==> flow/design.v (excerpt) <==
module Convolution2D(clk, rst, en_conv2d, base_result_addr, pix_base_addr, kernel_base_addr,
							in_pix, completed, pix_done, addrA, addrB, out_pix, kernel_weight
							);
Settings: LEC_CHECK=0, CAP_MARGIN=20, CELL_PAD_IN_SITES_GLOBAL_PLACEMENT=0, CORE_ASPECT_RATIO=0.5, CORE_MARGIN=7, CORE_UTILIZATION=66, CTS_CLUSTER_DIAMETER=154, CTS_CLUSTER_SIZE=100, HOLD_SLACK_MARGIN=0.26, SETUP_SLACK_MARGIN=-0.98, SLEW_MARGIN=20, TNS_END_PERCENT=20; clock period 10.0 ns.
run.sh (not shown) runs the stock make flow with config.mk's settings and CLKGATE_MAP_FILE=.
Rerun with:
- CELL_PAD_IN_SITES_GLOBAL_PLACEMENT: 0 -> unset
- CORE_ASPECT_RATIO: 0.5 -> unset
- CORE_MARGIN: 7 -> 2
- CORE_UTILIZATION: 66 -> 40
- CTS_CLUSTER_DIAMETER: 154 -> unset
- CTS_CLUSTER_SIZE: 100 -> unset
- HOLD_SLACK_MARGIN: 0.26 -> unset
- PLACE_DENSITY_LB_ADDON: unset -> 0.26
- SETUP_SLACK_MARGIN: -0.98 -> unset
- SLEW_MARGIN: 20 -> 5
- TNS_END_PERCENT: 20 -> unset
Outcome: The changed run finished clean. Final cell count climbs by roughly a tenth. Worst hold slack barely changes. Setup slack improved by 0.17 ns. Final area went up slightly. Clock skew hardly moves.
Rerun with:
- CORE_UTILIZATION: 40 -> 46
- CTS_CLUSTER_DIAMETER: unset -> 149
- CTS_CLUSTER_SIZE: unset -> 98
- PLACE_DENSITY_LB_ADDON: 0.26 -> 0.2
- SLEW_MARGIN: 5 -> 20
- TNS_END_PERCENT: unset -> 30
Outcome:
- worst hold slack stays flat
- global-route usage rises by 3.0 points
- non-clock buffer count goes up by 1
- wire length decreases slightly
- clock skew stays flat
- cell count went down by a few percent
- worst setup slack gets worse by 0.11 ns
- synthesized area stays the same
- count of clock-buffer cells in the layout climbs by 2
- synthesized cell count stays the same
Rerun with:
- CORE_ASPECT_RATIO: unset -> 0.5
- CTS_CLUSTER_DIAMETER: 149 -> 203
- SETUP_SLACK_MARGIN: unset -> 0.29
=>
- The changed run finished with timing, DRC and antenna clean
- clock-buffer cell count falls by 1
- worst setup slack gets worse by 0.032 ns
- sequential cell count is unchanged
- global-route usage rises by 0.12 points
- via count falls by 1.5%
- design area rises by 0.30%
- wire length rises by 1.0%

* * *

== v6 ==
Starting RTL as in the previous note.
// Convolution2D
module Convolution2D(clk, rst, en_conv2d, base_result_addr, pix_base_addr, kernel_base_addr,
							in_pix, completed, pix_done, addrA, addrB, out_pix, kernel_weight
							);
	input signed[15:0]in_pix, kernel_weight;
	input clk, rst, en_conv2d;
	input [13:0]kernel_base_addr;
	input [13:0]pix_base_addr;
	input [13:0]base_result_addr;
	parameter img_width = 48, kernel_size = 3;
	output completed, pix_done;
	output signed[31:0] out_pix;
	output [13:0]addrA, addrB;
	wire en, ack;
	wire [13:0]pix_addr;
	wire [13:0]kernel_addr;
	wire [13:0]result_addr;
	ctrl_conv2D #(img_width, kernel_size) C2(rst, en_conv2d, clk, pix_done, base_result_addr, pix_base_addr, kernel_base_addr, pix_addr, kernel_addr, en, ack, result_addr, completed);	
	pixelpointprocessor #(img_width, kernel_size) P1(rst, en, clk, ack, result_addr, pix_addr, kernel_addr, in_pix, kernel_weight, pix_done, addrA, addrB, out_pix);
endmodule
export LEC_CHECK = 0
export ABC_AREA = 1
export CAP_MARGIN = 20
export CORE_MARGIN = 2
export CORE_UTILIZATION = 72
export CTS_CLUSTER_DIAMETER = 376
export HOLD_SLACK_MARGIN = -0.09
export SETUP_SLACK_MARGIN = 1.11
export SLEW_MARGIN = 20
create_clock -name core_clock -period 4.14 [get_ports {clk}]
Run status, v6: aborted in global routing, error GRT-0116
Relative to v6, the following input files were edited for v7:
- SETUP_SLACK_MARGIN removed (was 1.11)
- HOLD_SLACK_MARGIN removed (was -0.09)
- CORE_UTILIZATION changed from 72 to 40
- CTS_CLUSTER_DIAMETER removed (was 376)
- ABC_AREA removed (was 1)
- the clock period (ns, I/O delays scaled along) changed from 4.14 to 10.0
### Flow results
v7 went all the way through the flow, and no timing, DRC or antenna check failed.
Per the comparison of v7 with v6, width of the chip +48 um; global placer's final weighted congestion -8.7%.
Relative to v6, post-CTS resize count has gone down in v7.

* * *

== run A ==
Starting RTL as in the previous note.
Settings: LEC_CHECK=0, CAP_MARGIN=20, CORE_MARGIN=2, CORE_UTILIZATION=72, CTS_CLUSTER_DIAMETER=337, CTS_CLUSTER_SIZE=95, PLACE_DENSITY=0.36, SLEW_MARGIN=20, TNS_END_PERCENT=15; clock period 5.94 ns.
The log for run A ends in 5_1_grt with error ODB-0269, so the run never completed.
The following lists how run B was set up differently from run A:
- clearing PLACE_DENSITY, which used to be 0.36
- clearing CTS_CLUSTER_SIZE, which used to be 95
- clearing CTS_CLUSTER_DIAMETER, which used to be 337
- clearing TNS_END_PERCENT, which used to be 15
- swapping 72 for 66 in CORE_UTILIZATION
- swapping 5.94 for 6.9 in the clock period (ns, I/O delays scaled along)
## What came out
Summary of run A and run B: one run falls short of a clean finish, namely run A. Run A did not finish: a tool error stopped it during 5_1_grt. Per the comparison of run B with run A, site row count higher; placement-stage worst setup slack higher.
### run B -> run C
- an added CTS_CLUSTER_SIZE of 37
- a change of CORE_UTILIZATION from 66 to 68
- a change of the clock period (ns, I/O delays scaled along) from 6.9 to 5.88
==> results <==
- The layout from run C, despite a flow that completed every stage, fails the layout checks, with the failing checks listed as setup timing.
- Worst-skew pair later-pin latency: run B vs run C, no meaningful difference
- Run C vs. run B: pin count of the biggest net entering global routing has decreased.
- Re signal arrival time at the worst endpoint: run C is 0.11 ns down on run B.
- Run C vs run B — final layout net count rose 2.7%.
- Run B fits on a die that is larger than the die of run C.
